## P
// reuleaux
module reuleaux(input logic clk, input logic rst_n, input logic [2:0] colour,
                input logic [7:0] centre_x, input logic [6:0] centre_y, input logic [7:0] diameter,
                input logic start, output logic done,
                output logic [7:0] vga_x, output logic [6:0] vga_y,
                output logic [2:0] vga_colour, output logic vga_plot);
Size: about 6700 cells after synthesis, roughly 49 I/O pins.
clock: 25.2 ns
lec_check: 0
abc_area: 1
cap_margin: 15
cell_pad_in_sites_global_placement: 0
core_aspect_ratio: 0.98
core_margin: 2
core_utilization: 70
cts_cluster_diameter: 358
cts_cluster_size: 43
gpl_routability_driven: 1
gpl_timing_driven: 1
hold_slack_margin: -0.09
setup_slack_margin: -1.74
slew_margin: 0
run.sh (not shown) runs the stock make flow with config.mk's settings and CLKGATE_MAP_FILE=.
What ended P was a tool error in global routing; the run never finished.
### P -> Q
Settings: HOLD_SLACK_MARGIN: -0.09 -> unset; CTS_CLUSTER_DIAMETER: 358 -> unset; SETUP_SLACK_MARGIN: -1.74 -> unset; CORE_ASPECT_RATIO: 0.98 -> 1.11; PLACE_DENSITY_LB_ADDON: unset -> 0.19; ABC_AREA: 1 -> 0; CORE_UTILIZATION: 70 -> 57; the clock period (ns, I/O delays scaled along): 25.2 -> 30.7.
Findings:
Xor-xnor portion of the synthesized cell area ended up 4.6 points higher on Q than on P. Comparing P and Q, the higher total instance count after detailed placement is on P. Delta(area after synthesis, Q - P) < 0. Looking at area figure in the yosys stat output across P and Q, the one that comes out higher is P. Looking at total cell area at the placement stage, Q sits 8.9% below P. Synthesized instance count (Q vs. P) decreases by more than a quarter. Final checks on Q, whose flow otherwise completed, came back failing, citing setup timing.
## Diff of input files: R against Q
Settings: TNS_END_PERCENT now 40, previously not set; SETUP_SLACK_MARGIN now -1.52, previously not set; CELL_PAD_IN_SITES_GLOBAL_PLACEMENT now 1, was 0; CTS_CLUSTER_SIZE now 98, was 43; ABC_AREA now 1, was 0; CTS_CLUSTER_DIAMETER now 221, previously not set; PLACE_DENSITY_LB_ADDON now 0.3, was 0.19; CORE_UTILIZATION now 47, was 57.
--- outcome ---
- The run showing the greater final worst slack is R.
- STATUS fmax: R wins against Q
- Compared R vs Q, and die size is up in R.
- Across both runs, utilization was lower for R than for Q.
- Routed wire length on met3: R < Q
- Maximum count of clock buffers along a single path came out exactly the same in R and Q.
- Run comparison: R cell type of the slowest stage on the worst timing path clkdlybuf4s50_1; Q cell type of the slowest stage on the worst timing path fa_1
- Row non-clock buffer contribution to total cell area: R lower / Q higher
- R — final critical-path required period 1.80 ns lower, Q as reference
- diameter[6] as the launching element of the worst setup path was reported by Q, and diameter[3] by R.
- R against Q: adder-cell area share of the yosys netlist fell by 2.3 points.
- Complete run, failing final checks: R, reason setup timing.
- Relative to Q, met1 capacity usage during global routing has decreased by 7.7 points in R.
Changes in S relative to R:
Settings: removing PLACE_DENSITY_LB_ADDON (formerly 0.3); changing CELL_PAD_IN_SITES_GLOBAL_PLACEMENT from 1 to 0; setting HOLD_SLACK_MARGIN to -0.09 for the first time; changing CORE_UTILIZATION from 47 to 65; changing CTS_CLUSTER_SIZE from 98 to 43; removing SETUP_SLACK_MARGIN (formerly -1.52); changing CORE_ASPECT_RATIO from 1.11 to 0.98; removing TNS_END_PERCENT (formerly 40); changing CTS_CLUSTER_DIAMETER from 221 to 358.
Results
- R finished every stage; the final checks, however, were not passed, the failures being setup timing.
- S finished end to end and its layout was clean on timing, DRC and antenna.
- Delta(first-pass GRT wire length, S - R) < 0
- S: number of search-and-repair iterations in the first detailed-routing pass is 1 higher than what R reported.
- On S: number of non-filler instances in the completed layout is 386 lower than what R gave.
- Taking R as the reference point, the post-place setup slack of S falls by 0.55 ns.
- Between R and S, initial antenna violation count increased.
- For the overall track demand over capacity in global routing, S came in 9.6 points higher than R did.
- Net total in the final layout was higher in R than in S.
Here is what was changed in the inputs of T compared with S.
Settings: a change of CTS_CLUSTER_SIZE from 43 to 63; a deleted CTS_CLUSTER_DIAMETER that had been 358; a change of CORE_ASPECT_RATIO from 0.98 to 1.11; a change of ABC_AREA from 1 to 0; a deleted HOLD_SLACK_MARGIN that had been -0.09; a change of SLEW_MARGIN from 0 to 40.
[summary]
In the reports for S and T, the smaller fraction of the mapped netlist area in compound gates belongs to S.
Gate count after technology mapping was lower in T than in S.
Post-cts gate resize count in T vs S: up about 600%
In the summary table, T is marked failed, with error GRT-0232 raised in global routing.
Area of the mapped netlist on T is down relative to S.
Changes observed in T relative to S: post-synthesis share of cell area spent on full adders, half adders and majority gates increased by 2.3 points relative to the old numbers, die boundary height increased by 4.7 µm relative to the old numbers, die size decreased by about 8% relative to the old numbers, number of different library cells in the post-synthesis netlist increased by 74% relative to the old numbers.
T vs S — number of standard cells reported by yosys dropped by more than a quarter
From S to T, CTS H-tree depth did not move at all.


## run a
Starting RTL as in the previous note.
make LEC_CHECK=0 CAP_MARGIN=20 CORE_ASPECT_RATIO=0.84 CORE_MARGIN=2 CORE_UTILIZATION=35 CTS_CLUSTER_DIAMETER=396 CTS_CLUSTER_SIZE=98 SETUP_SLACK_MARGIN=-0.19 SLEW_MARGIN=20 TNS_END_PERCENT=40 finish   # period 40.0 ns
The flow did not stop early for run a: all stages ran, and the layout cleared the timing, DRC and antenna checks.
Inputs modified between run a and run b:
- changing CORE_ASPECT_RATIO from 0.84 to 1.98
- removing SETUP_SLACK_MARGIN (formerly -0.19)
- removing CTS_CLUSTER_DIAMETER (formerly 396)
- setting GPL_ROUTABILITY_DRIVEN to 0 for the first time
- setting CELL_PAD_IN_SITES_GLOBAL_PLACEMENT to 1 for the first time
- setting MAX_ROUTING_LAYER to met4 for the first time
- setting CELL_PAD_IN_SITES_DETAIL_PLACEMENT to 1 for the first time
- changing CTS_CLUSTER_SIZE from 98 to 50
- changing CORE_UTILIZATION from 35 to 65
- setting ABC_AREA to 1 for the first time
- changing SLEW_MARGIN from 20 to 15
- removing TNS_END_PERCENT (formerly 40)
[summary]
Die area: run b and run a compared, higher one is run a. Seen in the log of run b: GPL-0301 during global placement without I/O (3_1_place_gp_skip_io), after which the run never completed. Changes observed in run b relative to run a: share of synthesized area occupied by flip-flops and latches shows a reduction of 0.19 points, yosys stat chip area now larger, average cell area after synthesis down 19%, count of distinct cell types in the synthesized netlist -about 40%. Comparing run b and run a, number of nets at floorplan is lower on run a. Looking at area of the mapped netlist across run b and run a, the one that comes out higher is run b. Cmp run b and run a / pre-placement core utilization / lower: run a. What run a reported for floorplan row count has to be multiplied by 1.18 to get the figure for run b.


reuleaux again, from the RTL that the note above started with.
export LEC_CHECK = 0
export ABC_AREA = 1
export CAP_MARGIN = 0
export CORE_ASPECT_RATIO = 0.5
export CORE_MARGIN = 2
export CORE_UTILIZATION = 72
export CTS_CLUSTER_DIAMETER = 216
export CTS_CLUSTER_SIZE = 43
export HOLD_SLACK_MARGIN = -0.09
export SLEW_MARGIN = 20
create_clock -name core_clock -period 21.7 [get_ports {clk}]
The baseline died in clock tree synthesis (DPL-0033).
Rerun with:
ABC_AREA = default   (was 1)
CAP_MARGIN = 20   (was 0)
CORE_ASPECT_RATIO = default   (was 0.5)
CORE_UTILIZATION = 18   (was 72)
CTS_CLUSTER_DIAMETER = default   (was 216)
CTS_CLUSTER_SIZE = default   (was 43)
HOLD_SLACK_MARGIN = default   (was -0.09)
clock period = 47.8 ns   (was 21.7 ns; I/O delays follow)
The new run finished with timing, DRC and antenna clean; die area goes up to 3.6 times its value; synthesized cell count goes down by 26%; area after synthesis goes down by 8.3%.
Rerun with:
CORE_UTILIZATION = 72   (was 18)
clock period = 23.7 ns   (was 47.8 ns; I/O delays follow)
Effect: With this change the flow died in clock tree synthesis, error DPL-0038; area after synthesis is unchanged; synthesized cell count does not change; die size goes down by 75%.
Rerun with:
CORE_UTILIZATION = 35   (was 72)
clock period = 39.2 ns   (was 23.7 ns; I/O delays follow)
The new run passed the timing, DRC and antenna checks.
Synthesized cell count does not change.
Area after synthesis stays the same.
Die area rises by well over a third.
Rerun with:
CORE_UTILIZATION = 71   (was 35)
CTS_CLUSTER_SIZE = 37   (was default)
SETUP_SLACK_MARGIN = -2.0   (was default)
clock period = 32.7 ns   (was 39.2 ns; I/O delays follow)
After rerunning:
- Now the flow finished with setup timing left
- clock skew goes up by 0.0062 ns
- critical path depth falls by 7
- setup slack got worse by 2.4 ns
- clock-buffer cell count came out higher by 1


Starting RTL as in the previous note.
## reuleaux
module reuleaux(input logic clk, input logic rst_n, input logic [2:0] colour,
                input logic [7:0] centre_x, input logic [6:0] centre_y, input logic [7:0] diameter,
                input logic start, output logic done,
                output logic [7:0] vga_x, output logic [6:0] vga_y,
                output logic [2:0] vga_colour, output logic vga_plot);
clock: 69.6 ns
lec_check: 0
abc_area: 1
cap_margin: 10
cell_pad_in_sites_detail_placement: 1
cell_pad_in_sites_global_placement: 1
core_aspect_ratio: 0.92
core_margin: 2
core_utilization: 72
cts_cluster_size: 98
gpl_routability_driven: 0
gpl_timing_driven: 1
min_routing_layer: met2
setup_slack_margin: 0.58
slew_margin: 0
The starting point failed in 3_1_place_gp_skip_io.
Edit:
- CAP_MARGIN: 10 -> 20
- CELL_PAD_IN_SITES_GLOBAL_PLACEMENT: 1 -> default
- CORE_ASPECT_RATIO: 0.92 -> default
- CORE_MARGIN: 2 -> 3
- CORE_UTILIZATION: 72 -> 65
- CTS_CLUSTER_SIZE: 98 -> default
- GPL_ROUTABILITY_DRIVEN: 0 -> default
- GPL_TIMING_DRIVEN: 1 -> default
- MIN_ROUTING_LAYER: met2 -> default
- SETUP_SLACK_MARGIN: 0.58 -> default
- SLEW_MARGIN: 0 -> 15
- clock period: 69.6 -> 40.0 ns (I/O delays scaled with it)
After rerunning:
- The changed run aborted during 3_5_place_dp with DPL-0033
- die size went up by 12%
- synthesized cell count does not change
- area after synthesis stays the same
Edit:
- ABC_AREA: 1 -> default
- CELL_PAD_IN_SITES_DETAIL_PLACEMENT: 1 -> default
- CORE_ASPECT_RATIO: default -> 0.84
- CORE_MARGIN: 3 -> 2
- CORE_UTILIZATION: 65 -> 35
- CTS_CLUSTER_DIAMETER: default -> 87
- CTS_CLUSTER_SIZE: default -> 98
- SETUP_SLACK_MARGIN: default -> 2.77
- SLEW_MARGIN: 15 -> 20
Effect:
- The new run finished with timing, DRC and antenna clean
- area after synthesis goes down by 8.3%
- die area goes up by about 70%
- synthesized cell count shrinks by about 26%
Edit:
- CORE_ASPECT_RATIO: 0.84 -> 0.98
- CORE_UTILIZATION: 35 -> 58
- CTS_CLUSTER_DIAMETER: 87 -> 396
- GPL_ROUTABILITY_DRIVEN: default -> 0
- SETUP_SLACK_MARGIN: 2.77 -> -0.19
- TNS_END_PERCENT: default -> 40
The changed run ran to the end with no violations.
Clock-buffer cell count is unchanged.
Flip-flop count stays the same.
Worst setup slack is worse by 2.5 ns.
Wire length shrinks by 6.8%.
Final cell count shrinks by 10%.
Clock skew grows by 0.0058 ns.
Die area shrinks by 39%.
